$ cat design/flow/config.mk
export PLATFORM = sky130hd
export DESIGN_NAME = sw
export DESIGN_NICKNAME = sw
export VERILOG_FILES = /design/flow/design.v
export SDC_FILE = /design/flow/constraint.sdc
export NUM_CORES = 4
export LEC_CHECK = 0
export CAP_MARGIN = 20
export CELL_PAD_IN_SITES_GLOBAL_PLACEMENT = 2
export CORE_MARGIN = 10
export CORE_UTILIZATION = 52
export CTS_CLUSTER_DIAMETER = 354
export GPL_ROUTABILITY_DRIVEN = 0
export MIN_ROUTING_LAYER = met2
export PLACE_DENSITY_LB_ADDON = 0.11
export SLEW_MARGIN = 10
export TNS_END_PERCENT = 55
$ cat design/flow/constraint.sdc
create_clock -name core_clock -period 4.56 [get_ports {clk}]
set_input_delay 0.9120 -clock core_clock [delete_from_list [all_inputs] [get_ports {clk}]]
set_output_delay 0.9120 -clock core_clock [all_outputs]
set_load 0.01 [all_outputs]
$ cat design/flow/design.v
module sw(i0, i1, i2, i3, o0, o1, o2, o3, clk, rst);
  input clk, rst;
  input [9:0] i0, i1, i2, i3;
  output [9:0] o0, o1, o2, o3;
	wire [9:0] co0, co1, co2, co3;  
	wire [3:0] req0, req1, req2, req3;  
	ib ib0(i0, co0, req0, ack0, full0, clk, rst);
	ib ib1(i1, co1, req1, ack1, full1, clk, rst);
	ib ib2(i2, co2, req2, ack2, full2, clk, rst);
	ib ib3(i3, co3, req3, ack3, full3, clk, rst);
	ackor ackor0(ack00, ack10, ack20, ack30, ack0);
	ackor ackor1(ack01, ack11, ack21, ack31, ack1);
	ackor ackor2(ack02, ack12, ack22, ack32, ack2);
	ackor ackor3(ack03, ack13, ack23, ack33, ack3);
	arb arb0(req0[0], req1[0], req2[0], req3[0], ack00, ack01, ack02, ack03, clk, rst);
	arb arb1(req0[1], req1[1], req2[1], req3[1], ack10, ack11, ack12, ack13, clk, rst);
	arb arb2(req0[2], req1[2], req2[2], req3[2], ack20, ack21, ack22, ack23, clk, rst);
	arb arb3(req0[3], req1[3], req2[3], req3[3], ack30, ack31, ack32, ack33, clk, rst);
	cb cb(co0, co1, co2, co3, o0, o1, o2, o3,
		{ack03, ack02, ack01, ack00}, {ack13, ack12, ack11, ack10},
		{ack23, ack22, ack21, ack20}, {ack33, ack32, ack31, ack30});
endmodule
module ib(pkti, pkto, req, ack, full, clk, rst);
  input ack, clk, rst;
  input [9:0] pkti;
  output full;
  output [9:0] pkto;
  output [3:0] req;
	wire [3:0] reqi;
	mkwe mkwe(pkti, we);  
	fifo fifo(pkti, we, full, pkto, re, empty, clk, rst);
	isbm isbm(pkto[9:8], re, empty, reqi, req, ack, clk, rst);
	mkreq mkreq(pkto, reqi, clk, rst);
endmodule
module isbm(cmd, re, empty, reqi, req_out, ack, clk, rst);
  input clk, rst, empty, ack;
  input [1:0] cmd;
  input [3:0] reqi;
  output re;
  reg [3:0] req;
  reg [1:0] mode;
  localparam MODE_WAIT_HEAD = 2'b00;
  localparam MODE_WAIT_ACK = 2'b01;
  localparam MODE_WAIT_TAIL = 2'b10;
  localparam CMD_HEAD = 2'b10;
  localparam CMD_TAIL = 2'b11;
  output [3:0] req_out;
  assign req_out = req;
  assign re = ack;
  always @(posedge clk) begin
    if (rst) begin
      mode <= MODE_WAIT_HEAD;
      req <= 0;
    end else begin
      if (mode == MODE_WAIT_HEAD && !empty && cmd == CMD_HEAD) begin
        mode <= MODE_WAIT_ACK;
        req <= reqi;
      end else if (mode == MODE_WAIT_ACK && ack) begin
        mode <= MODE_WAIT_TAIL;
      end else if (mode == MODE_WAIT_TAIL && !empty && cmd == CMD_TAIL) begin
        mode <= MODE_WAIT_HEAD;
        req <= 0;
      end else begin
      end
    end
  end
endmodule
module fifo(in, we, full, out, re, empty, clk, rst);
  input clk, rst, we, re;
  input [9:0] in;
  output [9:0] out;
  output empty, full;
  reg [4:0] head, tail;
  reg [9:0] buffer [0:16];  
  wire [4:0] next_head;
  wire [4:0] next_tail;
  assign out = empty ? {(9+1){1'b0}} : buffer[head];
  assign next_head = (head + 1) % 17;
  assign next_tail = (tail + 1) % 17;
  assign empty = (head == tail);
  assign full = (next_tail == head);
  integer i;
  always @(posedge clk) begin
    if (rst) begin
      head <= 0;
      tail <= 0;
      for (i = 0; i <= 16; i++) begin
        buffer[i] = 0;
      end
    end else begin
      if (we & !full) begin
        buffer[tail] <= in;
        tail <= next_tail;
      end
      if (re & !empty) begin
        head <= next_head;
      end
    end
  end
endmodule
module mkreq(pkt, req, clk, rst);
  input clk, rst;
  input [9:0] pkt;
  output [3:0] req;
  assign req = pkt[9:8] == 2'b10 ? (1 << pkt[1:0]) : 0;
endmodule
module mkwe (pkt, we);
  input [9:0] pkt;
  output we;
  assign we = pkt[9:8] != 0;
endmodule
module arb (req0, req1, req2, req3, ack0, ack1, ack2, ack3, clk, rst);
  input clk, rst;
  input req0, req1, req2, req3;  
  output ack0, ack1, ack2, ack3;  
  reg [3:0] lead;  
  reg [2:0] ack;  
  wire [3:0] first, second, third, forth;
  wire [3:0] reqs;
  assign first = lead;
  assign second = (lead + 1) % 4;
  assign third = (lead + 2) % 4;
  assign forth = (lead + 3) % 4;
  assign reqs = {req3, req2, req1, req0};
  assign ack0 = (req0 && ack == 1);
  assign ack1 = (req1 && ack == 2);
  assign ack2 = (req2 && ack == 3);
  assign ack3 = (req3 && ack == 4);
  always @(posedge clk) begin
    if (rst) begin
      lead <= 0;
      ack <= 0;
    end else begin
      if (ack != 0) begin
        if ((ack == 1 && !req0) || (ack == 2 && !req1) || (ack == 3 && !req2) || (ack == 4 && !req3)) begin
          ack <= 0;
        end
      end else begin
        if (reqs[first]) begin
          ack <= first + 1;
          lead <= (lead + 1) % 4;
        end else if (reqs[second]) begin
          ack <= second + 1;
          lead <= (lead + 1) % 4;
        end else if (reqs[third]) begin
          ack <= third + 1;
          lead <= (lead + 1) % 4;
        end else if (reqs[forth]) begin
          ack <= forth + 1;
          lead <= (lead + 1) % 4;
        end else begin
        end
      end
    end
  end
endmodule
module cb(i0, i1, i2, i3, o0, o1, o2, o3, d0, d1, d2, d3);
  input [9:0] i0, i1, i2, i3;
  input [3:0] d0, d1, d2, d3;
  output [9:0] o0, o1, o2, o3;
  cbsel cbsel0(i0, i1, i2, i3, o0, d0);
  cbsel cbsel1(i0, i1, i2, i3, o1, d1);
  cbsel cbsel2(i0, i1, i2, i3, o2, d2);
  cbsel cbsel3(i0, i1, i2, i3, o3, d3);
endmodule
module cbsel (in0, in1, in2, in3, out, port);
  input [9:0] in0, in1, in2, in3;
  input [3:0] port;
  output[9:0] out;
  assign out = (port == 4'b0000) ? 0 :
               (port == 4'b0001) ? in0 :
               (port == 4'b0010) ? in1 :
               (port == 4'b0100) ? in2 :
               (port == 4'b1000) ? in3 :
               9'bx;
endmodule
module ackor (ack0, ack1, ack2, ack3, ack);
  input ack0, ack1, ack2, ack3;
  output ack;
  assign ack = ack0 || ack1 || ack2 || ack3;
endmodule
$ cat design/flow/run.sh
#!/bin/bash
# the make line also repeats each setting of config.mk as NAME=value (left out here)
make -C /OpenROAD-flow-scripts/flow DESIGN_CONFIG=/design/flow/config.mk WORK_HOME=/design/flow/orfs CLKGATE_MAP_FILE= finish
==> job_summary.md, run 1 <==
### Metrics collected by this job

| Metric | Value |
|---|---|
| Comb power frac | `25.6%` |
| Fmax | `204 MHz` |
| Final ANT Viol Nets | `0` |
| Largest delay contributor family on the critical path | `multiplexers` |
| Num rows | `128` |
| Critical path depth | `9` |
| Mapped Area | `roughly 64000 um2` |
| CTS Hold Bufs | `0` |
| # IOs | `around 82` |
| CTS tree | `yes` |
| CTS root buffer | `clkbuf_16` |
| Worst Path Required | `around 3700 ps` |
| Nets | `4924` |
| Sequential power | `15.3 mW` |
| CP bufs+invs | `3` |
| Overall routing resource usage | `a little under two fifths` |
| WHS | `459 ps` |
| Max-cap violations | `0` |
| DRT Pass-1 Iters | `21` |
| CTS HTree Levels | `4` |
| Final TNS setup | `-5030 ps` |
| Fin crit period | `4900 ps` |
| Post-synth EDFFs | `1280` |
| Avg Cell Area, Syn | `roughly 15 um2` |
| Critical path endpoint category | `output pin` |
| Pwr Density | `478 nW/um2` |
| Cells in synth_stat.txt | `4354` |
| Adder share | `1.49%` |
| Crit-path max cell delay | `590 ps` |
| Layout area overhead | `19.9%` |
| Simple share | `10.5%` |
| Post-DP HPWL | `about 110000 um` |
| Worst hold path type | `reg -> reg` |
| CP max stage cell | `mux4_2` |
| Max-area cell share | `about 60%` |
| Input/output buffers | `81` |
| Combinational Power | `~9.4 mW` |
| Clock network fraction of total power | `about a third` |
| Initial antenna violation count | `0` |
| Vias per std cell | `~8` |
| Routed len/inst | `27.4 um` |
| Detailed-route DRC error count | `0` |
| Mux share | `15.6%` |
| Bufs on Longest Clock Path | `3` |
| First-pass GRT wire length | `266000 um` |
| Count leader, synth | `edfxtp_1` |
| Synth Flop Type | `edfxtp_1` |
| Critical Path Sink | `o0[9]` |
| Final worst slack | `-339 ps` |
| Clock network power | `11.9 mW` |
| Chip Height | `370 um` |
| Cell mode on critical path | `mux4_2` |
| Log Warnings | `65` |
| Final wirelength | `179000 um` |
| RR Endpoint | `ib0.fifo.buffer[15][5]$_SDFFCE_PN0P_` |
| Critical path class | `reg -> out` |
| Sw Ratio | `31.2%` |
| Die footprint | `137000 um2` |
| Final period util | `107%` |
| Outcome | `finished with violations` |
| Startpoint Class | `flop` |
| Fp_density | `52.4%` |
| Worst Path Arrival | `3990 ps` |
| Ys async rst share | `0%` |
| CTS buffer count | `146` |
| Xor+xnor area frac | `under 10%` |
| Hold path cells | `1` |
| Register share of total power | `a little over two fifths` |
| Fail Reasons | `setup timing` |
| Synth warn | `30` |
| Skew final | `a little under 30 ps` |
| Leak | `25.8 nW` |
| Die Wd | `370 um` |
| Hold_sp | `ib1.isbm.mode[1]$_DFF_P_` |
| Yosys Chip Area | `63800 um2` |
| Post-synthesis compound-gate area fraction | `between 4 and 5%` |
| R2r setup slk | `120 ps` |
| Via count | `about 53000` |
| Floorplan net count | `around 4500` |
| Largest net degree at the start of global routing | `51` |
| Vias in the first global route | `59300` |
| Final setup violation count | `37` |
| Worst IR Drop VDD | `between 400 and 500 uV` |
| Ys flops | `around 1400` |
| Crit-path max FO | `6` |
| Core area | `between 100000 and 150000 um2` |
| Worst r2r src | `ib0.fifo.tail[0]$_SDFFE_PP0P_` |
| Critical-path cell list | `buf_12 -> buf_8 -> mux4_2 -> mux4_2 -> mux2i_4 -> nor2_4 -> a22oi_1 -> o211ai_1 -> buf_2` |
| Pins Over Slew Limit | `0` |
| Clock sinks | `~1400` |
| Distinct lib cells used | `a little under 100` |
| Top cells, area | `edfxtp_1 60%, mux4_2 14%, nor2_1 4.7%` |
| GRT overflow | `0` |
| R2R cell count | `17` |
| Fin. Hold Viols | `0` |
| Post-synth top area cell | `edfxtp_1` |
| Top pwr grp | `registers` |
| Clk slew on worst S/H paths | `around 60 ps` |
| Commonest cells in the netlist | `1280 x edfxtp_1, 792 x nor2_1, 402 x mux4_2` |
| Sequential share of the synthesized area | `63.7%` |
| Final Util | `62.8%` |
| Unrepaired setup endpoints after global routing | `true` |
| Iter 0 DRT Violations | `just over 9000` |
| Switch Pwr | `between 10 and 15 mW` |
| Hold Path End | `ib1.isbm.mode[1]$_DFF_P_` |
| Worst-Margin Slew | `1170 ps` |
| Design internal power | `25.2 mW` |
| Max-slew headroom | `21.4%` |
| Clk latency late pin | `820 ps` |
| Cell count after synthesis | `4354` |
| Logic family by area | `multiplexers` |
[layout make-up]
| cell class | instances | area (um2) |
|---|---|---|
| Sequential cell | 1388 | 40600 |
| Antenna cell | 5 | 12.5 |
| Timing Repair Buffer | 599 | 6070 |
| Inverter | 71 | 267 |
| Tap cell | 1625 | 2030 |
| Multi-Input combinational cell | 2600 | 22800 |
| Clock inverter | 66 | 672 |
| Fill cell | 9115 | 45200 |
| Clock buffer | 199 | 4010 |
[routing by layer]
metal	share of wire, %	up-vias	GRT usage (%)
met5	1.6	-	17.6
met1	0	18100	-
met4	7.4	66	7.22
met2	49	15500	44.3
met3	42	1490	52.3
li1	-	17500	-
[repair_timing]
action	4_1_cts	5_1_grt
endpoints found under the setup margin	63	1601
resized	353	169
pin swaps	35	39
buffers inserted	62	59
cloned	8	2
[per-stage QoR]
step	setup WS [ps]	cell area (um2)	total power, mW	std cells
2_1_floorplan	-128	63800	20.1	4354
3_3_place_gp	-14.2	69200	23.3	6154
3_5_place_dp	-91.1	69200	23.3	6154
4_1_cts	-163	75400	35.5	6489
5_1_grt	-287	76500	37.7	6548
6_report	-339	76500	36.6	6553
==> inputs of run 2 (changes only) <==
- CAP_MARGIN: 20 -> 0
- CELL_PAD_IN_SITES_GLOBAL_PLACEMENT: 2 -> 1
- CORE_ASPECT_RATIO: unset -> 0.59
- CORE_UTILIZATION: 52 -> 63
- MIN_ROUTING_LAYER: met2 -> met1
- clock period: 4.56 -> 7.9 ns (I/O delays scaled with it)
==> job_summary.md, run 2 <==
### Metrics collected by this job

| Metric | Value |
|---|---|
| GRT overflow | `0` |
| Sequential cell area | `40600 um2` |
| Largest net degree at the start of global routing | `about 70` |
| Metal3 WL | `23600 um` |
| Fp_density | `63.6%` |
| Switch Pwr | `5.85 mW` |
| Yosys Chip Area | `63800 um2` |
| Vias in the first global route | `roughly 38000` |
| Post-synthesis compound-gate area fraction | `under 10%` |
| Largest delay contributor family on the critical path | `multiplexers` |
| Via count | `between 30000 and 40000` |
| Pins Over Slew Limit | `0` |
| Register share of total power | `a little under half` |
| Outcome | `no timing/DRC/antenna violations` |
| CTS tree | `yes` |
| Top sig layer | `met4` |
| Final TNS setup | `0 ps` |
| Post-synth EDFFs | `about 1300` |
| Ys async rst share | `0%` |
| Placed cell area | `between 60000 and 70000 um2` |
| CP max stage cell | `dfxtp_4` |
| CTS Hold Bufs | `0` |
| # IOs | `between 80 and 90` |
| CTS root buffer | `clkbuf_16` |
| Vias per std cell | `6.80` |
| Synth Flop Type | `edfxtp_1` |
| FILL cells | `between 6000 and 7000` |
| Post-synth top area cell | `edfxtp_1` |
| Bufs on Longest Clock Path | `3` |
| Logic family by area | `multiplexers` |
| Worst-Margin Slew | `1360 ps` |
| Fin. Hold Viols | `0` |
| Sequential power | `8.89 mW` |
| Iter 0 DRT Violations | `6092` |
| Worst Path Required | `6320 ps` |
| Core area | `100000 um2` |
| First-pass GRT wire length | `252000 um` |
| Overall routing resource usage | `between 20% and 30%` |
| Fin crit period | `6500 ps` |
| R2r setup slk | `1720 ps` |
| Final period util | `82.3%` |
| Critical-path cell list | `buf_12 -> mux4_2 -> mux4_2 -> mux2i_1 -> nor2_1 -> a22oi_1 -> o221ai_1 -> clkdlybuf4s50_1` |
| Final setup violation count | `0` |
| DRT Pass-1 Iters | `7` |
| Commonest cells in the netlist | `1280 x edfxtp_1, 792 x nor2_1, 402 x mux4_2` |
| Die Wd | `approximately 430 um` |
| Input/output buffers | `between 80 and 90` |
| CTS HTree Levels | `3` |
| RR Endpoint | `ib1.fifo.buffer[1][3]$_SDFFCE_PN0P_` |
| Hold path cells | `1` |
| Combinational Power | `4.16 mW` |
| Clock network fraction of total power | `32.1%` |
| Critical Path Sink | `o3[1]` |
| Max-cap violations | `0` |
| Critical path endpoint category | `output pin` |
| Final ANT Viol Nets | `0` |
| Layout area overhead | `9.85%` |
| Clock sinks | `1388` |
| Die footprint | `115000 um2` |
| Max-slew headroom | `~9.2%` |
| Design internal power | `13.4 mW` |
| Wire length on met1 | `between 70000 and 80000 um` |
| Hold Path End | `ib3.isbm.mode[1]$_DFF_P_` |
| Top cells, area | `edfxtp_1 60%, mux4_2 14%, nor2_1 4.7%` |
| Unrepaired setup endpoints after global routing | `false` |
| Cells in synth_stat.txt | `roughly 4400` |
| Detailed-route DRC error count | `0` |
| Mux share | `approximately 16%` |
| Simple share | `10.5%` |
| Worst r2r src | `ib1.fifo.tail[0]$_SDFFE_PP0P_` |
| Xor+xnor area frac | `1.29%` |
| Floorplan net count | `approximately 4500` |
| Critical path class | `reg -> out` |
| Post-cts resize count | `0` |
| Crit-path max cell delay | `920 ps` |
| Final wirelength | `170000 um` |
| Total setup buffers inserted after CTS | `0` |
| Comb. cell area | `21700 um2` |
| Max-area cell share | `60.3%` |
| Worst hold path type | `reg -> reg` |
| WHS | `458 ps` |
| Clk latency late pin | `760 ps` |
| Cell mode on critical path | `mux4_2` |
| Synth warn | `30` |
| Final Util | `between 60 and 70%` |
| Ys flops | `1388` |
| Cell count after synthesis | `roughly 4400` |
| Worst IR Drop VDD | `between 200 and 250 uV` |
| Avg Cell Area, Syn | `14.6 um2` |
| Critical path depth | `8` |
| Hold_sp | `ib3.isbm.mode[1]$_DFF_P_` |
| Startpoint Class | `flop` |
| Post-DP HPWL | `113000 um` |
| R2R cell count | `17` |
| Pwr Density | `274 nW/um2` |
| Sequential share of the synthesized area | `63.7%` |
| Worst Path Arrival | `4920 ps` |
| Final Instance Area | `70000 um2` |
| Dpl ws | `approximately 1900 ps` |
| Routed len/inst | `29.2 um` |
| Fmax | `154 MHz` |
| Clk slew on worst S/H paths | `roughly 60 ps` |
| Num rows | `89` |
| Nets | `~4500` |
| Sw Ratio | `30.5%` |
| Clock network power | `6.16 mW` |
| CP bufs+invs | `2` |
| Leak | `22.8 nW` |
| Distinct lib cells used | `slightly below 100` |
| Adder share | `1.49%` |
| Tot Pwr | `19.2 mW` |
| Skew final | `about 36 ps` |
| Final worst slack | `about 1400 ps` |
| Crit-path max FO | `around 41` |
| Post-Place Cells | `5582` |
| Top pwr grp | `registers` |
| Comb power frac | `21.7%` |
| Cell Count, Final, Fillers Out | `5809` |
| Log Warnings | `~62` |
| Chip Height | `264 um` |
| Initial antenna violation count | `4` |
| Count leader, synth | `edfxtp_1` |
| Metal2 WL | `70900 um` |
| CTS buffer count | `around 120` |
| Mapped Area | `63800 um2` |
==> run 2: routing by layer <==
| layer | GRT usage, % | up-vias |
|---|---|---|
| met4 | 5.91 | 0 |
| met1 | 47.6 | 19800 |
| met3 | 8.13 | 234 |
| met5 | 0 | - |
| li1 | - | 16800 |
| met2 | 39.9 | 2669 |
==> run 2: layout make-up <==
type | instances | share of cell area (%)
Antenna cell | 2 | 0.00715
Clock buffer | 143 | 4.50
Clock inverter | 82 | 1.27
Inverter | 71 | 0.381
Multi-Input combinational cell | 2600 | 31.0
Sequential cell | 1388 | 58.0
Tap cell | 1319 | 2.36
Timing Repair Buffer | 204 | 2.51
==> inputs of run 3 (changes only) <==
- CAP_MARGIN: 0 -> 20
- CELL_PAD_IN_SITES_GLOBAL_PLACEMENT: 1 -> unset
- CORE_ASPECT_RATIO: 0.59 -> unset
- CORE_MARGIN: 10 -> 2
- CORE_UTILIZATION: 63 -> 15
- CTS_CLUSTER_DIAMETER: 354 -> unset
- GPL_ROUTABILITY_DRIVEN: 0 -> unset
- MIN_ROUTING_LAYER: met1 -> unset
- PLACE_DENSITY: unset -> 0.6
- PLACE_DENSITY_LB_ADDON: 0.11 -> unset
- SLEW_MARGIN: 10 -> 20
- TNS_END_PERCENT: 55 -> unset
- clock period: 7.9 -> 7.11 ns (I/O delays scaled with it)
==> job_summary.md, run 3 <==
### Metrics collected by this job

| Metric | Value |
|---|---|
| Max-cap violations | `0` |
| Layout area overhead | `20.1%` |
| Worst Path Required | `between 5000 and 6000 ps` |
| Max-area cell share | `between 60% and 70%` |
| Mux share | `around 16%` |
| Worst-Margin Slew | `1160 ps` |
| Final Util | `18.1%` |
| Clk latency late pin | `810 ps` |
| Input/output buffers | `81` |
| Largest delay contributor family on the critical path | `buffers and inverters` |
| Initial antenna violation count | `32` |
| Register share of total power | `between 40% and 50%` |
| Crit-path max cell delay | `820 ps` |
| Vias in the first global route | `39300` |
| Via count | `about 39000` |
| Clock sinks | `1388` |
| # IOs | `82` |
| Total setup buffers inserted after CTS | `0` |
| Critical-path cell list | `buf_12 -> mux4_2 -> mux4_2 -> mux2i_1 -> nor2_1 -> a22o_1 -> a21oi_1 -> a21oi_1 -> clkdlybuf4s50_1` |
| Critical path depth | `9` |
| Fmax | `156 MHz` |
| CTS tree | `yes` |
| Final period util | `90.3%` |
| GP Congestion | `0.883` |
| Cell count after synthesis | `~4400` |
| Pins Over Slew Limit | `0` |
| Worst IR Drop VDD | `roughly 280 uV` |
| Die footprint | `430000 um2` |
| Routed len/inst | `roughly 18 um` |
| First-pass GRT wire length | `264000 um` |
| Leak | `23.4 nW` |
| Top cells, area | `edfxtp_1 60%, mux4_2 14%, nor2_1 4.7%` |
| Cell Count, Final, Fillers Out | `10200` |
| Sequential power | `9.88 mW` |
| Final ANT Viol Nets | `0` |
| Post-synth EDFFs | `between 1000 and 1500` |
| Hold path cells | `1` |
| RR Endpoint | `ib1.fifo.buffer[23][8]$_DFFE_PP_` |
| Overall routing resource usage | `8.07%` |
| Synth Flop Type | `edfxtp_1` |
| Post-DP HPWL | `122000 um` |
| CP bufs+invs | `2` |
| CTS root buffer | `clkbuf_16` |
| Simple share | `10.5%` |
| Sw Ratio | `30.0%` |
| Comb power frac | `20.2%` |
| Startpoint Class | `flop` |
| Worst Path Arrival | `5000 ps` |
| Chip Height | `approximately 660 um` |
| Switch Pwr | `approximately 6.6 mW` |
| Combinational Power | `roughly 4.4 mW` |
| Commonest cells in the netlist | `1280 x edfxtp_1, 792 x nor2_1, 402 x mux4_2` |
| Sequential share of the synthesized area | `63.7%` |
| Largest net degree at the start of global routing | `slightly above 90` |
| Iter 0 DRT Violations | `4156` |
| Unrepaired setup endpoints after global routing | `false` |
| Skew final | `34.5 ps` |
| GRT overflow | `0` |
| R2R cell count | `16` |
| Core area | `approximately 420000 um2` |
| Final TNS setup | `0 ps` |
| Clock network power | `around 7.6 mW` |
| Ys async rst share | `0%` |
| Detailed-route DRC error count | `0` |
| Clock network fraction of total power | `between 30% and 40%` |
| WHS | `459 ps` |
| Hold Path End | `ib3.isbm.mode[1]$_DFF_P_` |
| Ys flops | `1388` |
| CTS HTree Levels | `4` |
| Post-cts resize count | `0` |
| Cells in synth_stat.txt | `4354` |
| Adder share | `1.49%` |
| Top pwr grp | `registers` |
| CP max stage cell | `dfxtp_4` |
| Post-synth top area cell | `edfxtp_1` |
| R2r setup slk | `approximately 1200 ps` |
| Xor+xnor area frac | `1.29%` |
| Post-synthesis compound-gate area fraction | `4.92%` |
| Final worst slack | `692 ps` |
| Count leader, synth | `edfxtp_1` |
| Final setup violation count | `0` |
| Floorplan net count | `between 4000 and 5000` |
| Distinct lib cells used | `99` |
| Final wirelength | `180000 um` |
| Outcome | `no timing/DRC/antenna violations` |
| Clk slew on worst S/H paths | `60 ps` |
| Design internal power | `roughly 15 mW` |
| CTS buffer count | `151` |
| Crit-path max FO | `33` |
| Die Wd | `about 660 um` |
| FILL cells | `45600` |
| Post-Place Cells | `9958` |
| Yosys Chip Area | `around 64000 um2` |
| Hold_sp | `ib3.isbm.mode[1]$_DFF_P_` |
| Critical path class | `reg -> out` |
| Nets | `4566` |
| Pwr Density | `286 nW/um2` |
| Num rows | `239` |
| Bufs on Longest Clock Path | `3` |
| Avg Cell Area, Syn | `14.6 um2` |
| Max-slew headroom | `22.6%` |
| Logic family by area | `multiplexers` |
| Synth warn | `30` |
| DRT Pass-1 Iters | `17` |
| Mapped Area | `63800 um2` |
| Worst r2r src | `ib1.fifo.tail[0]$_SDFFE_PP0P_` |
| Fin crit period | `6420 ps` |
| Fin. Hold Viols | `0` |
| Critical path endpoint category | `output pin` |
| Fp_density | `about 15%` |
| Log Warnings | `between 60 and 70` |
| Worst hold path type | `reg -> reg` |
| Critical Path Sink | `o3[8]` |
| Vias per std cell | `3.80` |
| Dpl ws | `1170 ps` |
| CTS Hold Bufs | `0` |
run 3: per-layer routing:
layer | wire, um | global-route usage, % | up-vias
met5 | 95 | 0 | -
met4 | 10500 | 4.26 | 16
met3 | 12500 | 1.49 | 359
met2 | 87300 | 13.6 | 1636
met1 | 69200 | 9.76 | 20000
li1 | - | - | 17000
run 3: metrics by stage:
step           instance area [um2]  total power, mW
2_1_floorplan                63800             12.9
3_3_place_gp                 71700             14.3
3_5_place_dp                 71800             14.4
4_1_cts                      76600             22.0
5_1_grt                      76600             22.8
6_report                     76600             21.9
run 3: cell type report:
cell class | count | area, um2 | area share, %
Timing Repair Buffer | 236 | 2070 | 2.71
Multi-Input combinational cell | 2600 | 21700 | 28.4
Inverter | 71 | 267 | 0.348
Tap cell | 5663 | 7090 | 9.25
Sequential cell | 1388 | 40600 | 53.0
Clock buffer | 191 | 4020 | 5.25
Antenna cell | 7 | 17.5 | 0.0229
Clock inverter | 85 | 759 | 0.991
==> inputs of run 4 (changes only) <==
- ABC_AREA: unset -> 0
- CELL_PAD_IN_SITES_GLOBAL_PLACEMENT: unset -> 1
- CORE_ASPECT_RATIO: unset -> 0.54
- CORE_UTILIZATION: 15 -> 66
- CTS_CLUSTER_DIAMETER: unset -> 247
- CTS_CLUSTER_SIZE: unset -> 13
- GPL_TIMING_DRIVEN: unset -> 1
- HOLD_SLACK_MARGIN: unset -> 0.18
- PLACE_DENSITY: 0.6 -> unset
- PLACE_DENSITY_LB_ADDON: unset -> 0.07
- clock period: 7.11 -> 3.42 ns (I/O delays scaled with it)
==> job_summary.md, run 4 <==
### Metrics collected by this job

| Metric | Value |
|---|---|
| Post-synthesis compound-gate area fraction | `4.92%` |
| Post-DP HPWL | `between 100000 and 150000 um` |
| Floorplan net count | `4472` |
| Met3 Use GR | `14.2%` |
| Switch Pwr | `16.1 mW` |
| Critical path depth | `20` |
| Worst-Margin Slew | `1220 ps` |
| GP Congestion | `0.938` |
| Core area | `between 90000 and 100000 um2` |
| Hold_sp | `rst` |
| Synth warn | `30` |
| Pwr Density | `615 nW/um2` |
| Max-cap violations | `0` |
| CP max stage cell | `nor3_4` |
| Synth Flop Type | `edfxtp_1` |
| R2r setup slk | `-1260 ps` |
| Critical-path cell list | `inv_1 -> ha_4 -> ha_2 -> buf_4 -> buf_4 -> nand2b_4 -> ha_4 -> buf_6 -> o41ai_2 -> buf_4 -> a2111o_1 -> o2111ai_2 -> o22ai_4 -> o32ai_4 -> buf_6 -> buf_6 -> buf_12 -> nor3_4 -> buf_4 -> a21o_4` |
| Mapped Area | `63800 um2` |
| Ys flops | `1388` |
| CTS HTree Levels | `3` |
| Unrepaired setup endpoints after global routing | `true` |
| Ys async rst share | `0%` |
| Worst IR Drop VDD | `around 540 uV` |
| Clk latency late pin | `760 ps` |
| Leak | `26.9 nW` |
| CTS root buffer | `clkbuf_16` |
| Sw Ratio | `around a third` |
| R2R cell count | `20` |
| Fail Reasons | `setup timing` |
| Cell mode on critical path | `buf_4` |
| Clock network power | `between 10 and 15 mW` |
| Largest delay contributor family on the critical path | `buffers and inverters` |
| Vias per std cell | `7.14` |
| Fin. Hold Viols | `0` |
| Global-route met1 utilization | `61.6%` |
| Fmax | `214 MHz` |
| Max-area cell share | `60.3%` |
| Clk slew on worst S/H paths | `roughly 80 ps` |
| Register share of total power | `41.7%` |
| Routed len/inst | `32.6 um` |
| Top cells, area | `edfxtp_1 60%, mux4_2 14%, nor2_1 4.7%` |
| Critical path class | `reg -> reg` |
| CTS buffer count | `116` |
| Post-Place Cells | `6038` |
| Yosys Chip Area | `63800 um2` |
| Tot Pwr | `48.9 mW` |
| Iter 0 DRT Violations | `8721` |
| # IOs | `82` |
| Avg Cell Area, Syn | `14.6 um2` |
| Via count | `45800` |
| Final ANT Viol Nets | `0` |
| Vias in the first global route | `42800` |
| Global routing's busiest layer | `met1` |
| Top pwr grp | `registers` |
| Cells in synth_stat.txt | `4354` |
| RR Endpoint | `ib1.fifo.buffer[0][5]$_SDFFCE_PN0P_` |
| Hold Path End | `arb0.lead[1]$_SDFFE_PP0P_` |
| Clock sinks | `1388` |
| Count leader, synth | `edfxtp_1` |
| CTS tree | `yes` |
| Worst Path Arrival | `5130 ps` |
| Worst Path Required | `3870 ps` |
| Combinational Power | `15.8 mW` |
| Outcome | `finished with violations` |
| Final period util | `137%` |
| GRT overflow | `0` |
| Adder share | `1.49%` |
| Distinct lib cells used | `99` |
| Cell count after synthesis | `about 4400` |
| Log Warnings | `66` |
| Sequential power | `20.4 mW` |
| Bufs on Longest Clock Path | `3` |
| Comb power frac | `32.3%` |
| Fp_density | `66.9%` |
| Cell Count, Final, Fillers Out | `6406` |
| Die Wd | `~430 um` |
| Overall routing resource usage | `40.3%` |
| Critical path endpoint category | `flop` |
| Layout area overhead | `24.7%` |
| Mux share | `15.6%` |
| Simple share | `10.5%` |
| Crit-path max FO | `8` |
| Die footprint | `99200 um2` |
| WHS | `433 ps` |
| Hold path cells | `2` |
| Design internal power | `32.8 mW` |
| Detailed-route DRC error count | `0` |
| Max-slew headroom | `18.3%` |
| Critical path origin | `ib1.fifo.tail[1]$_SDFFE_PP0P_` |
| Worst hold path type | `in -> reg` |
| Initial antenna violation count | `10` |
| Chip Height | `~230 um` |
| Crit-path max cell delay | `400 ps` |
| Commonest cells in the netlist | `1280 x edfxtp_1, 792 x nor2_1, 402 x mux4_2` |
| Dpl ws | `-831 ps` |
| Critical Path Sink | `ib1.fifo.buffer[0][5]$_SDFFCE_PN0P_` |
| Largest net degree at the start of global routing | `43` |
| Fin crit period | `4680 ps` |
| Final TNS setup | `-1339210 ps` |
| Post-synth top area cell | `edfxtp_1` |
| Final worst slack | `-1260 ps` |
| CP bufs+invs | `9` |
| Num rows | `a little over 80` |
| Post-synth EDFFs | `1280` |
| Input/output buffers | `81` |
| Met2 Use GR | `54.6%` |
| Logic family by area | `multiplexers` |
| Startpoint Class | `flop` |
| Sequential share of the synthesized area | `63.7%` |
| Xor+xnor area frac | `1.29%` |
| Skew final | `30.2 ps` |
| DRT Pass-1 Iters | `9` |
| Clock network fraction of total power | `between 20% and 30%` |
| Worst r2r src | `ib1.fifo.tail[1]$_SDFFE_PP0P_` |
| Final wirelength | `209000 um` |
| First-pass GRT wire length | `a little under 300000 um` |
| Nets | `5144` |
| Pins Over Slew Limit | `0` |
| Final setup violation count | `2034` |
## run 4: final cells by class
type                            count  area, um2
Tap cell                         1275       1600
Inverter                           71        274
Fill cell                        4454      15800
Timing Repair Buffer              842       9060
Multi-Input combinational cell   2607      24500
Clock buffer                      216       3340
Clock inverter                      2       13.8
Sequential cell                  1388      40700
Antenna cell                        5       12.5
## run 4: repair_timing
action / 4_1_cts / 5_1_grt
gates resized: 396 / 285
hold buffers: 0 / 0
setup buffers: 82 / 44
gates cloned: 22 / 13
pin swaps: 60 / 65
setup endpoints to repair: 2022 / 2050
## run 4: stage by stage
stage               utilization [%]  cell area, um2
global route                   83.4           79500
CTS                            81.6           77800
floorplan                         -           65300
detailed placement             76.0           72400
global placement               76.0           72400
finish                         83.4           79500
## run 4: metal layers
layer  vias to the layer above  wire length [um]  part of all wire, %
met5                         -               374                 0.18
met4                        19              9240                  4.4
met3                       813             36000                   17
met2                      4338             87300                   42
met1                     22400             76000                   36
li1                      18100                 -                    -
==> inputs of run 5 (changes only) <==
- ABC_AREA: 0 -> unset
- CELL_PAD_IN_SITES_DETAIL_PLACEMENT: unset -> 2
- CELL_PAD_IN_SITES_GLOBAL_PLACEMENT: 1 -> unset
- CORE_ASPECT_RATIO: 0.54 -> 0.6
- CORE_UTILIZATION: 66 -> 61
- CTS_CLUSTER_DIAMETER: 247 -> unset
- CTS_CLUSTER_SIZE: 13 -> unset
- GPL_TIMING_DRIVEN: 1 -> unset
- HOLD_SLACK_MARGIN: 0.18 -> unset
- MAX_ROUTING_LAYER: unset -> met4
- PLACE_DENSITY: unset -> 0.73
- PLACE_DENSITY_LB_ADDON: 0.07 -> unset
- SETUP_SLACK_MARGIN: unset -> 1.16
- SLEW_MARGIN: 20 -> 35
- TNS_END_PERCENT: unset -> 100
- clock period: 3.42 -> 6.56 ns (I/O delays scaled with it)
==> job_summary.md, run 5 <==
### Yosys + OpenROAD results

| Metric | Value |
|---|---|
| GP Congestion | `0.992` |
| Die footprint | `between 100000 and 150000 um2` |
| Outcome | `aborted with a tool error` |
| Adder share | `~1.5%` |
| Yosys Chip Area | `63800 um2` |
| Logic family by area | `multiplexers` |
| Stop err | `[ERROR DPL-0033] detailed placement checks failed during check placement.` |
| Core area | `103000 um2` |
| Distinct lib cells used | `around 99` |
| Chip Height | `~250 um` |
| Post-synth EDFFs | `~1300` |
| Ys flops | `1388` |
| Cells in synth_stat.txt | `roughly 4400` |
| Failed at | `3_5_place_dp` |
| # IOs | `82` |
| Simple share | `10.5%` |
| Sequential share of the synthesized area | `63.7%` |
| Ys async rst share | `0%` |
| Floorplan net count | `4472` |
| Post-synth top area cell | `edfxtp_1` |
| Post-synthesis compound-gate area fraction | `under 10%` |
| Avg Cell Area, Syn | `~15 um2` |
| Max-area cell share | `60.3%` |
| Input/output buffers | `around 81` |
| Die Wd | `421 um` |
| Synth Flop Type | `edfxtp_1` |
| Count leader, synth | `edfxtp_1` |
| Mux share | `approximately 16%` |
| Mapped Area | `around 64000 um2` |
| Xor+xnor area frac | `1.29%` |
| Num rows | `approximately 90` |
| Synth warn | `30` |
| Top cells, area | `edfxtp_1 60%, mux4_2 14%, nor2_1 4.7%` |
| Fp_density | `61.8%` |
| Commonest cells in the netlist | `1280 x edfxtp_1, 792 x nor2_1, 402 x mux4_2` |
| Cell count after synthesis | `4354` |
[run 5: through the flow]
stage	cell area, um2	std cells	setup WS [ps]	hold WS (ps)	power [mW]
global placement	66600	5722	1040	443	15.6
floorplan	63800	4354	1640	433	14.0
==> inputs of run 6 (changes only) <==
- ABC_AREA: unset -> 1
- CELL_PAD_IN_SITES_DETAIL_PLACEMENT: 2 -> unset
- CORE_ASPECT_RATIO: 0.6 -> unset
- CORE_UTILIZATION: 61 -> 69
- CTS_CLUSTER_SIZE: unset -> 40
- MAX_ROUTING_LAYER: met4 -> unset
- PLACE_DENSITY: 0.73 -> unset
- PLACE_DENSITY_LB_ADDON: unset -> 0.11
- SETUP_SLACK_MARGIN: 1.16 -> unset
- SLEW_MARGIN: 35 -> 20
- TNS_END_PERCENT: 100 -> unset
- clock period: 6.56 -> 3.29 ns (I/O delays scaled with it)
==> job_summary.md, run 6 <==
### Metrics collected by this job

| Metric | Value |
|---|---|
| Top cells, area | `edfxtp_1 59%, nor2_1 8.5%, o21ai_0 5.4%` |
| Critical-path cell list | `clkinv_8 -> buf_12 -> clkbuf_16 -> o21ai_1 -> o221ai_1 -> o211ai_1 -> nand3_1 -> nand3_2 -> buf_6 -> o21ai_1 -> a221oi_2 -> a21oi_1 -> buf_4 -> buf_6` |
| Max-slew headroom | `37.7%` |
| Hold Path End | `ib2.isbm.mode[1]$_DFF_P_` |
| Largest net degree at the start of global routing | `59` |
| CTS root buffer | `clkbuf_16` |
| Chip Height | `311 um` |
| Sequential power | `roughly 21 mW` |
| Floorplan net count | `6313` |
| Comb power frac | `approximately 30%` |
| Die footprint | `96700 um2` |
| Unrepaired setup endpoints after global routing | `true` |
| CP max stage cell | `dfxtp_4` |
| Hold_sp | `ib2.isbm.mode[1]$_DFF_P_` |
| WHS | `468 ps` |
| Worst Path Required | `about 2600 ps` |
| Core area | `slightly above 90000 um2` |
| Ys async rst share | `0%` |
| Worst-Margin Slew | `925 ps` |
| Dpl ws | `-286 ps` |
| Initial antenna violation count | `2` |
| Switch Pwr | `roughly 17 mW` |
| Synth Flop Type | `edfxtp_1` |
| Final period util | `124%` |
| Critical Path Sink | `o2[1]` |
| Distinct lib cells used | `62` |
| R2r setup slk | `-290 ps` |
| Fin crit period | `between 4000 and 5000 ps` |
| Pwr Density | `655 nW/um2` |
| Fin. Hold Viols | `0` |
| Register share of total power | `40.4%` |
| Synth warn | `30` |
| Mux share | `less than 1%` |
| FILL cells | `4392` |
| GP Congestion | `0.930` |
| Leak | `30.0 nW` |
| Nets | `6809` |
| Avg Cell Area, Syn | `10.5 um2` |
| Worst Path Arrival | `between 3000 and 4000 ps` |
| Post-synthesis compound-gate area fraction | `between 10% and 20%` |
| Post-synth EDFFs | `between 1000 and 1500` |
| Design internal power | `35.3 mW` |
| Fp_density | `a little over two thirds` |
| Vias in the first global route | `approximately 52000` |
| Max-cap violations | `0` |
| Largest delay contributor family on the critical path | `AND-OR/OR-AND gates` |
| Placed cell area | `73500 um2` |
| Sequential cell area | `40700 um2` |
| Clk slew on worst S/H paths | `60 ps` |
| Cell count after synthesis | `6195` |
| Critical path endpoint category | `output pin` |
| Log Warnings | `66` |
| Clk latency late pin | `between 700 and 800 ps` |
| Post-DP HPWL | `117000 um` |
| Die Wd | `around 310 um` |
| Input/output buffers | `approximately 80` |
| Hold path cells | `2` |
| Ys flops | `1388` |
| Post-Place Cells | `7734` |
| Worst IR Drop VDD | `about 660 uV` |
| Cell Count, Final, Fillers Out | `~8000` |
| Cells in synth_stat.txt | `6195` |
| Final wirelength | `198000 um` |
| Diode count | `0` |
| CTS Hold Bufs | `0` |
| Pins Over Slew Limit | `0` |
| GRT overflow | `0` |
| Layout area overhead | `23.4%` |
| Overall routing resource usage | `roughly two fifths` |
| Tot Pwr | `52.6 mW` |
| Adder share | `approximately 1.5%` |
| Final ANT Viol Nets | `0` |
| Top pwr grp | `registers` |
| Skew final | `slightly below 30 ps` |
| Via count | `between 50000 and 60000` |
| Crit-path max cell delay | `450 ps` |
| Final worst slack | `-804 ps` |
| RR Endpoint | `ib1.fifo.buffer[8][2]$_SDFFCE_PN0P_` |
| Yosys Chip Area | `roughly 65000 um2` |
| Sw Ratio | `between 30% and 40%` |
| First-pass GRT wire length | `294000 um` |
| Mapped Area | `roughly 65000 um2` |
| Clock network power | `about 16 mW` |
| Xor+xnor area frac | `0.679%` |
| Critical path class | `reg -> out` |
| Post-synth top area cell | `edfxtp_1` |
| Commonest cells in the netlist | `1476 x nor2_1, 1280 x edfxtp_1, 703 x o21ai_0` |
| # IOs | `82` |
| Fail Reasons | `setup timing` |
| Outcome | `finished with violations` |
| Count leader, synth | `nor2_1` |
| Startpoint Class | `flop` |
| Combinational Power | `between 15 and 20 mW` |
| Fmax | `244 MHz` |
| Worst hold path type | `reg -> reg` |
| CP bufs+invs | `6` |
| CTS tree | `yes` |
| DRT Pass-1 Iters | `9` |
| Clock network fraction of total power | `just under 30%` |
| Final setup violation count | `1926` |
| CTS HTree Levels | `4` |
| Detailed-route DRC error count | `0` |
| Iter 0 DRT Violations | `9427` |
| Clock sinks | `1388` |
| Sequential share of the synthesized area | `62.5%` |
| R2R cell count | `27` |
| Worst r2r src | `ib1.fifo.tail[1]$_SDFFE_PP0P_` |
| Final Instance Area | `80200 um2` |
| Logic family by area | `simple AND/OR/NAND/NOR gates` |
| Vias per std cell | `6.68` |
| Comb. cell area | `23400 um2` |
| Bufs on Longest Clock Path | `3` |
| CTS buffer count | `141` |
| Simple share | `between 10% and 20%` |
| Max-area cell share | `around three fifths` |
| Routed len/inst | `24.6 um` |
| Num rows | `112` |
| Crit-path max FO | `8` |
| Critical path depth | `14` |
## run 6: repair_timing
action / 4_1_cts / 5_1_grt
buffers inserted: 28 / 18
gates cloned: 18 / 8
resized: 468 / 164
pin swaps: 84 / 60
endpoints found under the setup margin: 1944 / 2054
## run 6: routing by layer
layer | share of wire [%] | vias up | track usage [%]
li1 | - | 23200 | -
met1 | 34 | 25300 | 52.2
met2 | 47 | 4514 | 61.9
met3 | 14 | 838 | 8.98
met4 | 5.0 | 0 | 18.5
met5 | 0 | - | 0
## run 6: metrics by stage
stage / utilization (%) / TNS [ps]
finish: 85.9 / -248810
global route: 85.9 / -702110
CTS: 85.0 / -256590
detailed placement: 78.7 / -226020
global placement: 78.7 / -124960
floorplan: - / -10590
## run 6: area by class of cell
type                            count  share of cell area [%]
Multi-Input combinational cell   4027                    29.2
Inverter                          332                    1.65
Clock buffer                      191                    4.70
Sequential cell                  1388                    50.7
Tap cell                         1254                    1.96
Timing Repair Buffer              801                    11.1
Clock inverter                     63                   0.771
==> inputs of run 7 (changes only) <==
- ABC_AREA: 1 -> unset
- CORE_UTILIZATION: 69 -> 53
- CTS_CLUSTER_SIZE: 40 -> unset
- GPL_ROUTABILITY_DRIVEN: unset -> 0
- PLACE_DENSITY_LB_ADDON: 0.11 -> unset
- SLEW_MARGIN: 20 -> 0
- clock period: 3.29 -> 5.75 ns (I/O delays scaled with it)
==> job_summary.md, run 7 <==
### Metrics collected by this job

| Metric | Value |
|---|---|
| Worst Path Arrival | `4510 ps` |
| Dpl ws | `429 ps` |
| Post-Place Cells | `5967` |
| Floorplan net count | `between 4000 and 5000` |
| Count leader, synth | `edfxtp_1` |
| Detailed-route DRC error count | `0` |
| Ys flops | `1388` |
| Nets | `4629` |
| Mapped Area | `between 60000 and 70000 um2` |
| Pwr Density | `379 nW/um2` |
| Max-area cell share | `60.3%` |
| Fin crit period | `roughly 5700 ps` |
| Iter 0 DRT Violations | `3996` |
| Comb. cell area | `21700 um2` |
| CP max stage cell | `mux4_2` |
| Worst IR Drop VDD | `between 200 and 300 uV` |
| Final setup violation count | `0` |
| Die Wd | `~350 um` |
| Cell Count, Final, Fillers Out | `6245` |
| Sequential power | `12.1 mW` |
| CP bufs+invs | `1` |
| Sequential share of the synthesized area | `63.7%` |
| Worst r2r src | `ib0.fifo.tail[0]$_SDFFE_PP0P_` |
| Simple share | `10.5%` |
| Vias per std cell | `6.15` |
| Worst Path Required | `about 4600 ps` |
| Max-cap violations | `0` |
| Logic family by area | `multiplexers` |
| Clock sinks | `1388` |
| Unrepaired setup endpoints after global routing | `false` |
| Critical path depth | `8` |
| Overall routing resource usage | `between 20% and 30%` |
| CTS root buffer | `clkbuf_16` |
| Final period util | `98.5%` |
| Final TNS setup | `0 ps` |
| Top pwr grp | `registers` |
| Cell mode on critical path | `mux4_2` |
| R2R cell count | `15` |
| Hold Path End | `ib3.isbm.mode[1]$_DFF_P_` |
| Mux share | `15.6%` |
| Largest net degree at the start of global routing | `77` |
| Num rows | `127` |
| Worst-Margin Slew | `1150 ps` |
| Comb power frac | `21.0%` |
| Leak | `23.7 nW` |
| Clk latency late pin | `780 ps` |
| CTS tree | `yes` |
| Critical-path cell list | `mux4_2 -> mux4_2 -> mux2i_1 -> nor2_1 -> nand2_1 -> o21ai_0 -> a221o_1 -> clkdlybuf4s50_1` |
| Initial antenna violation count | `3` |
| Top cells, area | `edfxtp_1 60%, mux4_2 14%, nor2_1 4.7%` |
| Core area | `120000 um2` |
| Tot Pwr | `27.3 mW` |
| Vias in the first global route | `38000` |
| FILL cells | `9113` |
| Largest delay contributor family on the critical path | `multiplexers` |
| GRT overflow | `0` |
| Skew final | `27.1 ps` |
| Post-synth EDFFs | `1280` |
| Post-DP HPWL | `109000 um` |
| Adder share | `1.49%` |
| Crit-path max FO | `19` |
| Yosys Chip Area | `63800 um2` |
| Critical path class | `reg -> out` |
| CTS HTree Levels | `4` |
| Sequential cell area | `40600 um2` |
| Sw Ratio | `29.9%` |
| Ys async rst share | `0%` |
| Routed len/inst | `between 20 and 30 um` |
| Bufs on Longest Clock Path | `3` |
| Input/output buffers | `81` |
| Cell count after synthesis | `approximately 4400` |
| Clock network fraction of total power | `34.6%` |
| Via count | `about 38000` |
| Hold_sp | `ib3.isbm.mode[1]$_DFF_P_` |
| Final Util | `60.2%` |
| Startpoint Class | `flop` |
| Synth warn | `30` |
| Commonest cells in the netlist | `1280 x edfxtp_1, 792 x nor2_1, 402 x mux4_2` |
| Final ANT Viol Nets | `0` |
| Placed cell area | `67200 um2` |
| Hold path cells | `1` |
| Post-synthesis compound-gate area fraction | `under 10%` |
| Design internal power | `19.1 mW` |
| Final worst slack | `88.1 ps` |
| Clock network power | `roughly 9.4 mW` |
| Combinational Power | `5.72 mW` |
| DRT Pass-1 Iters | `6` |
| Distinct lib cells used | `between 90 and 100` |
| Xor+xnor area frac | `1.29%` |
| Critical Path Sink | `o3[0]` |
| Fin. Hold Viols | `0` |
| Synth Flop Type | `edfxtp_1` |
| Pins Over Slew Limit | `0` |
| Die footprint | `123000 um2` |
| Worst hold path type | `reg -> reg` |
| Log Warnings | `62` |
| Clk slew on worst S/H paths | `60 ps` |
| Max-slew headroom | `a little under a quarter` |
| Crit-path max cell delay | `620 ps` |
| Switch Pwr | `8.16 mW` |
| Final Instance Area | `around 72000 um2` |
| First-pass GRT wire length | `243000 um` |
| Fp_density | `53.3%` |
| Layout area overhead | `13.0%` |
| Critical path endpoint category | `output pin` |
| Avg Cell Area, Syn | `14.6 um2` |
| WHS | `459 ps` |
| Outcome | `no timing/DRC/antenna violations` |
| CTS buffer count | `approximately 150` |
| Chip Height | `351 um` |
| RR Endpoint | `ib0.fifo.buffer[1][3]$_SDFFCE_PN0P_` |
| Fmax | `177 MHz` |
| Post-synth top area cell | `edfxtp_1` |
| Final wirelength | `162000 um` |
| R2r setup slk | `420 ps` |
| Register share of total power | `44.5%` |
| # IOs | `82` |
| Cells in synth_stat.txt | `4354` |
run 7: layout make-up:
cell class / instances / share of cell area (%)
Clock inverter: 86 / 1.26
Inverter: 71 / 0.370
Timing Repair Buffer: 304 / 3.70
Antenna cell: 1 / 0.00347
Tap cell: 1612 / 2.80
Sequential cell: 1388 / 56.4
Clock buffer: 183 / 5.39
Multi-Input combinational cell: 2600 / 30.1
run 7: what timing repair did:
action / in CTS / in global routing
setup endpoints to repair: 11 / 9
buffers inserted: 3 / 1
gates resized: 4 / 3
hold buffers: 0 / 0
run 7: layer usage:
layer | part of all wire (%) | track usage (%) | vias to the layer above
li1 | - | - | 17100
met2 | 48 | 42.2 | 1403
met1 | 44 | 39.3 | 19700
met5 | 0.014 | 0 | -
met4 | 1.8 | 6.01 | 4
met3 | 6.9 | 4.20 | 199
==> inputs of run 8 (changes only) <==
- CELL_PAD_IN_SITES_GLOBAL_PLACEMENT: unset -> 2
- CORE_MARGIN: 2 -> 9
- CORE_UTILIZATION: 53 -> 40
- MIN_ROUTING_LAYER: unset -> met1
- PLACE_DENSITY_LB_ADDON: unset -> 0.11
- SLEW_MARGIN: 0 -> 10
- TNS_END_PERCENT: unset -> 55
- clock period: 5.75 -> 6.0 ns (I/O delays scaled with it)
==> job_summary.md, run 8 <==
### Metrics collected by this job

| Metric | Value |
|---|---|
| Num rows | `146` |
| Die Wd | `approximately 420 um` |
| Cell count after synthesis | `4354` |
| Via count | `between 30000 and 40000` |
| Final setup violation count | `0` |
| Final Instance Area | `72900 um2` |
| Max-area cell share | `60.3%` |
| Cells in synth_stat.txt | `4354` |
| Critical Path Sink | `o3[5]` |
| Worst Path Arrival | `4620 ps` |
| Comb power frac | `20.9%` |
| Clock network fraction of total power | `roughly a third` |
| Unrepaired setup endpoints after global routing | `false` |
| Xor+xnor area frac | `1.29%` |
| Placed cell area | `between 60000 and 70000 um2` |
| Bufs on Longest Clock Path | `3` |
| Final ANT Viol Nets | `0` |
| Startpoint Class | `flop` |
| Top cells, area | `edfxtp_1 60%, mux4_2 14%, nor2_1 4.7%` |
| Pins Over Slew Limit | `0` |
| Post-synthesis compound-gate area fraction | `4.92%` |
| Adder share | `approximately 1.5%` |
| Fp_density | `approximately 40%` |
| Worst Path Required | `between 4000 and 5000 ps` |
| Final TNS setup | `0 ps` |
| Avg Cell Area, Syn | `14.6 um2` |
| Post-DP HPWL | `122000 um` |
| Max-slew headroom | `24.0%` |
| Max-cap violations | `0` |
| Mapped Area | `63800 um2` |
| GRT overflow | `0` |
| R2r setup slk | `500 ps` |
| Top pwr grp | `registers` |
| Cell mode on critical path | `mux4_2` |
| Fin crit period | `5820 ps` |
| Comb. cell area | `21700 um2` |
| Design internal power | `18.6 mW` |
| CTS HTree Levels | `4` |
| Floorplan net count | `4472` |
| DRT Pass-1 Iters | `5` |
| CP bufs+invs | `2` |
| Ys flops | `~1400` |
| Clk slew on worst S/H paths | `60 ps` |
| Count leader, synth | `edfxtp_1` |
| Mux share | `between 10% and 20%` |
| Hold Path End | `ib3.isbm.mode[1]$_DFF_P_` |
| CP max stage cell | `clkdlybuf4s50_1` |
| Fmax | `between 150 and 200 MHz` |
| CTS tree | `yes` |
| Vias per std cell | `5.68` |
| Final period util | `96.9%` |
| Critical path endpoint category | `output pin` |
| Final wirelength | `182000 um` |
| Clk latency late pin | `790 ps` |
| Worst r2r src | `ib1.fifo.tail[1]$_SDFFE_PP0P_` |
| Critical path depth | `8` |
| Die footprint | `174000 um2` |
| Post-synth EDFFs | `1280` |
| Vias in the first global route | `slightly below 40000` |
| Commonest cells in the netlist | `1280 x edfxtp_1, 792 x nor2_1, 402 x mux4_2` |
| CTS root buffer | `clkbuf_16` |
| Sw Ratio | `a little under a third` |
| Clock network power | `roughly 9.4 mW` |
| Tot Pwr | `about 27 mW` |
| Sequential power | `11.7 mW` |
| Crit-path max cell delay | `650 ps` |
| Detailed-route DRC error count | `0` |
| Synth warn | `30` |
| FILL cells | `14000` |
| Fin. Hold Viols | `0` |
| Simple share | `10.5%` |
| Combinational Power | `~5.5 mW` |
| Largest net degree at the start of global routing | `76` |
| Logic family by area | `multiplexers` |
| R2R cell count | `16` |
| Largest delay contributor family on the critical path | `multiplexers` |
| Core area | `approximately 160000 um2` |
| Iter 0 DRT Violations | `3314` |
| Sequential cell area | `40600 um2` |
| Synth Flop Type | `edfxtp_1` |
| Initial antenna violation count | `2` |
| Post-synth top area cell | `edfxtp_1` |
| Routed len/inst | `27.1 um` |
| Hold_sp | `ib3.isbm.mode[1]$_DFF_P_` |
| Pwr Density | `364 nW/um2` |
| Log Warnings | `around 62` |
| Crit-path max FO | `28` |
| Switch Pwr | `about 8.0 mW` |
| Skew final | `21.1 ps` |
| Outcome | `no timing/DRC/antenna violations` |
| Register share of total power | `a little over two fifths` |
| Leak | `23.9 nW` |
| First-pass GRT wire length | `between 200000 and 300000 um` |
| CTS Hold Bufs | `0` |
| # IOs | `slightly above 80` |
| Yosys Chip Area | `~64000 um2` |
| Nets | `4637` |
| Critical path class | `reg -> out` |
| RR Endpoint | `ib1.fifo.buffer[1][9]$_SDFFCE_PN0P_` |
| Input/output buffers | `81` |
| Critical-path cell list | `buf_12 -> mux4_2 -> mux4_2 -> mux2i_1 -> nor2_1 -> a22oi_1 -> o221ai_1 -> clkdlybuf4s50_1` |
| Chip Height | `417 um` |
| Worst-Margin Slew | `between 1000 and 1500 ps` |
| Ys async rst share | `0%` |
| Worst IR Drop VDD | `289 uV` |
| Distinct lib cells used | `slightly below 100` |
| Overall routing resource usage | `20.7%` |
| Layout area overhead | `14.4%` |
| Hold path cells | `1` |
| Worst hold path type | `reg -> reg` |
| Sequential share of the synthesized area | `63.7%` |
| CTS buffer count | `156` |
| Clock sinks | `1388` |
-- run 8: final cells by class --
class                   count  share of cell area (%)
multi-input cells        2600                    29.7
inverters                  71                   0.365
well taps                2072                    3.56
repair buffers            302                    3.81
flip-flops and latches   1388                    55.7
diodes                      1                 0.00343
clock inverters            92                    1.14
clock buffers             194                    5.67
-- run 8: stage by stage --
step	hold WS (ps)	utilization [%]	worst slack, ps	std cells
final	457	46.0	184	6720
after CTS	459	45.9	7.53	6701
after floorplan	433	-	1080	4354
after detailed placement	448	42.8	559	6415
after global routing	471	46.0	75.1	6719
after global placement	439	42.8	615	6413
-- run 8: repair_timing --
action | 4_1_cts | 5_1_grt
setup endpoints to repair | 0 | 3
gates resized | 0 | 2
buffers inserted | 0 | 10
-- run 8: metal layers --
metal	vias to the layer above	wire length, um	global-route usage [%]
li1	17100	-	-
met1	19900	79100	28.0
met2	975	90800	35.3
met3	241	8080	2.73
met4	2	4290	5.38
met5	-	13	0
==> inputs of run 9 (changes only) <==
- ABC_AREA: unset -> 1
- CELL_PAD_IN_SITES_GLOBAL_PLACEMENT: 2 -> unset
- CORE_MARGIN: 9 -> 2
- CORE_UTILIZATION: 40 -> 72
- CTS_CLUSTER_SIZE: unset -> 44
- GPL_ROUTABILITY_DRIVEN: 0 -> unset
- MIN_ROUTING_LAYER: met1 -> unset
- PLACE_DENSITY_LB_ADDON: 0.11 -> 0.02
- SETUP_SLACK_MARGIN: unset -> 0.89
- SLEW_MARGIN: 10 -> 20
- TNS_END_PERCENT: 55 -> unset
- clock period: 6.0 -> 3.29 ns (I/O delays scaled with it)
==> job_summary.md, run 9 <==
### Yosys + OpenROAD results

| Metric | Value |
|---|---|
| Synth Flop Type | `edfxtp_1` |
| Mux share | `0.893%` |
| Distinct lib cells used | `62` |
| Post-synth EDFFs | `about 1300` |
| Avg Cell Area, Syn | `around 10 um2` |
| Post-Place Cells | `7683` |
| Top cells, area | `edfxtp_1 59%, nor2_1 8.5%, o21ai_0 5.4%` |
| Bufs on Longest Clock Path | `3` |
| GP Congestion | `0.945` |
| Core area | `89700 um2` |
| Sequential share of the synthesized area | `a little over three fifths` |
| Ys flops | `1388` |
| Simple share | `17.0%` |
| Clock sinks | `~1400` |
| Input/output buffers | `81` |
| Post-DP HPWL | `121000 um` |
| Yosys Chip Area | `65000 um2` |
| Cell count after synthesis | `6195` |
| Fp_density | `between 70 and 80%` |
| CTS HTree Levels | `4` |
| Dpl ws | `-316 ps` |
| Failed at | `5_1_grt` |
| CTS root buffer | `clkbuf_16` |
| Mapped Area | `between 60000 and 70000 um2` |
| Ys async rst share | `0%` |
| Cells in synth_stat.txt | `slightly above 6000` |
| # IOs | `82` |
| Commonest cells in the netlist | `1476 x nor2_1, 1280 x edfxtp_1, 703 x o21ai_0` |
| Post-synthesis compound-gate area fraction | `between 10 and 15%` |
| Die footprint | `92700 um2` |
| Chip Height | `approximately 300 um` |
| Post-synth top area cell | `edfxtp_1` |
| Logic family by area | `simple AND/OR/NAND/NOR gates` |
| Synth warn | `30` |
| Adder share | `1.46%` |
| Outcome | `aborted with a tool error` |
| Max-area cell share | `59.1%` |
| Num rows | `roughly 110` |
| Floorplan net count | `6313` |
| Count leader, synth | `nor2_1` |
| Xor+xnor area frac | `0.679%` |
| CTS buffer count | `138` |
| Die Wd | `304 um` |
[run 9: repair_timing]
item                        CTS
hold buffers                  0
pin swaps                    86
buffers inserted             45
setup endpoints to repair  2086
resized                     478
gates cloned                 31
[run 9: metrics by stage]
stage	utilization (%)	instance area, um2
2_1_floorplan	-	66300
3_3_place_gp	82.2	73700
3_5_place_dp	82.2	73700
4_1_cts	89.4	80200
==> inputs of run 10 (changes only) <==
- CELL_PAD_IN_SITES_GLOBAL_PLACEMENT: unset -> 0
- CORE_ASPECT_RATIO: unset -> 1.15
- CTS_CLUSTER_DIAMETER: unset -> 247
- CTS_CLUSTER_SIZE: 44 -> 13
- GPL_TIMING_DRIVEN: unset -> 1
- HOLD_SLACK_MARGIN: unset -> 0.18
- PLACE_DENSITY_LB_ADDON: 0.02 -> 0.07
- SETUP_SLACK_MARGIN: 0.89 -> unset
==> job_summary.md, run 10 <==
### Metrics collected by this job

| Metric | Value |
|---|---|
| Pwr Density | `around 650 nW/um2` |
| Xor+xnor area frac | `less than 1%` |
| Bufs on Longest Clock Path | `3` |
| CP bufs+invs | `4` |
| Tot Pwr | `roughly 52 mW` |
| Final ANT Viol Nets | `0` |
| Max-area cell share | `59.1%` |
| Switch Pwr | `18.4 mW` |
| FILL cells | `about 3400` |
| Met3 Use GR | `approximately 11%` |
| Top cells, area | `edfxtp_1 59%, nor2_1 8.5%, o21ai_0 5.4%` |
| RR Endpoint | `ib1.fifo.buffer[16][5]$_SDFFCE_PN0P_` |
| Sequential power | `21.2 mW` |
| Fmax | `225 MHz` |
| Final Util | `about nine tenths` |
| Fin. Hold Viols | `0` |
| Outcome | `finished with violations` |
| Global routing's busiest layer | `met2` |
| Avg Cell Area, Syn | `10.5 um2` |
| Floorplan net count | `6313` |
| Vias per std cell | `7.16` |
| Core area | `between 80000 and 90000 um2` |
| # IOs | `82` |
| Iter 0 DRT Violations | `10600` |
| CTS tree | `yes` |
| Ys async rst share | `0%` |
| Clock network power | `13.4 mW` |
| Chip Height | `326 um` |
| Worst hold path type | `in -> reg` |
| Combinational Power | `~18 mW` |
| Worst r2r src | `ib1.fifo.tail[1]$_SDFFE_PP0P_` |
| Leak | `30.2 nW` |
| Comb power frac | `33.9%` |
| Yosys Chip Area | `65000 um2` |
| Final setup violation count | `1987` |
| Top pwr grp | `registers` |
| Worst Path Required | `2630 ps` |
| Log Warnings | `66` |
| Synth Flop Type | `edfxtp_1` |
| Skew final | `roughly 46 ps` |
| Mux share | `0.893%` |
| Critical-path cell list | `buf_4 -> buf_16 -> o21ai_0 -> o22ai_1 -> o211ai_1 -> nand3_1 -> nand3_1 -> buf_4 -> nor2_1 -> a221oi_2 -> o21ai_1 -> buf_2` |
| Largest delay contributor family on the critical path | `AND-OR/OR-AND gates` |
| GP Congestion | `0.970` |
| Cells in synth_stat.txt | `6195` |
| Ys flops | `1388` |
| Fail Reasons | `setup timing` |
| Critical Path Sink | `o0[8]` |
| CP max stage cell | `o211ai_1` |
| Num rows | `118` |
| Count leader, synth | `nor2_1` |
| R2R cell count | `28` |
| CTS root buffer | `clkbuf_16` |
| Final worst slack | `-1150 ps` |
| CTS buffer count | `116` |
| First-pass GRT wire length | `approximately 310000 um` |
| Critical path endpoint category | `output pin` |
| Max-cap violations | `0` |
| Post-DP HPWL | `122000 um` |
| Critical path depth | `12` |
| Crit-path max cell delay | `620 ps` |
| Clk latency late pin | `between 700 and 800 ps` |
| Crit-path max FO | `29` |
| Synth warn | `30` |
| GRT overflow | `0` |
| Post-synth EDFFs | `1280` |
| Simple share | `17.0%` |
| Routed len/inst | `28.5 um` |
| Design internal power | `34.1 mW` |
| Critical path class | `reg -> out` |
| Via count | `57900` |
| Hold path cells | `4` |
| Commonest cells in the netlist | `1476 x nor2_1, 1280 x edfxtp_1, 703 x o21ai_0` |
| Largest net degree at the start of global routing | `50` |
| Initial antenna violation count | `5` |
| Clock sinks | `roughly 1400` |
| Worst-Margin Slew | `slightly below 1000 ps` |
| Vias in the first global route | `54400` |
| Input/output buffers | `81` |
| Adder share | `1.46%` |
| R2r setup slk | `-970 ps` |
| Mapped Area | `65000 um2` |
| Cell count after synthesis | `6195` |
| Die footprint | `slightly above 90000 um2` |
| Post-synthesis compound-gate area fraction | `roughly an eighth` |
| DRT Pass-1 Iters | `13` |
| Logic family by area | `simple AND/OR/NAND/NOR gates` |
| Sw Ratio | `35.0%` |
| Unrepaired setup endpoints after global routing | `true` |
| CTS HTree Levels | `3` |
| Register share of total power | `40.5%` |
| Max-slew headroom | `34.2%` |
| Met2 Use GR | `approximately 72%` |
| Clock network fraction of total power | `approximately 26%` |
| Fin crit period | `4440 ps` |
| Distinct lib cells used | `roughly 62` |
| Final wirelength | `approximately 230000 um` |
| Nets | `around 7000` |
| Worst IR Drop VDD | `around 870 uV` |
| Worst Path Arrival | `3780 ps` |
| Fp_density | `72.4%` |
| Die Wd | `284 um` |
| Final period util | `135%` |
| Global-route met1 utilization | `~55%` |
| Overall routing resource usage | `44.2%` |
| Clk slew on worst S/H paths | `80 ps` |
| Hold_sp | `rst` |
| Post-synth top area cell | `edfxtp_1` |
| Layout area overhead | `24.9%` |
| Hold Path End | `ib2.fifo.tail[1]$_SDFFE_PP0P_` |
| Pins Over Slew Limit | `0` |
| Sequential share of the synthesized area | `62.5%` |
| Detailed-route DRC error count | `0` |
| Startpoint Class | `flop` |
## run 10: final cells by class
| type | count | area (um2) | share of cell area (%) |
|---|---|---|---|
| well taps | 1200 | 1500 | 1.85 |
| repair inverters | 1 | 8.76 | 0.0108 |
| repair buffers | 908 | 9950 | 12.3 |
| diodes | 4 | 10.0 | 0.0123 |
| flip-flops and latches | 1388 | 40700 | 50.1 |
| clock buffers | 215 | 3340 | 4.11 |
| inverters | 332 | 1350 | 1.66 |
| multi-input cells | 4035 | 24300 | 30.0 |
| clock inverters | 4 | 57.6 | 0.0709 |
## run 10: timing repair
item                                   in CTS  in global routing
buffers inserted                           70                 38
gates cloned                               36                 16
hold buffers                                0                  0
gates resized                             628                357
endpoints found under the hold margin       0                  0
setup endpoints to repair                1981               2054
pin swaps                                 158                138
## run 10: per-stage QoR
step	hold slack, ps	cells	worst slack (ps)	TNS (ps)	cell area [um2]
floorplan	435	6195	-73.9	-10590	66100
global placement	448	7720	-265	-105740	73300
detailed placement	453	7720	-333	-282170	73300
CTS	420	8037	-549	-263530	79600
global route	467	8083	-1090	-1071660	81200
finish	428	8087	-1150	-670310	81200
## run 10: per-layer routing
metal  share of wire [%]  vias up
li1                    -    23400
met1                  30    26600
met2                  45     6115
met3                  15     1779
met4                 8.8       10
met5               0.024        -
Power figures rest on the tool's default switching activity, not on a simulated workload.
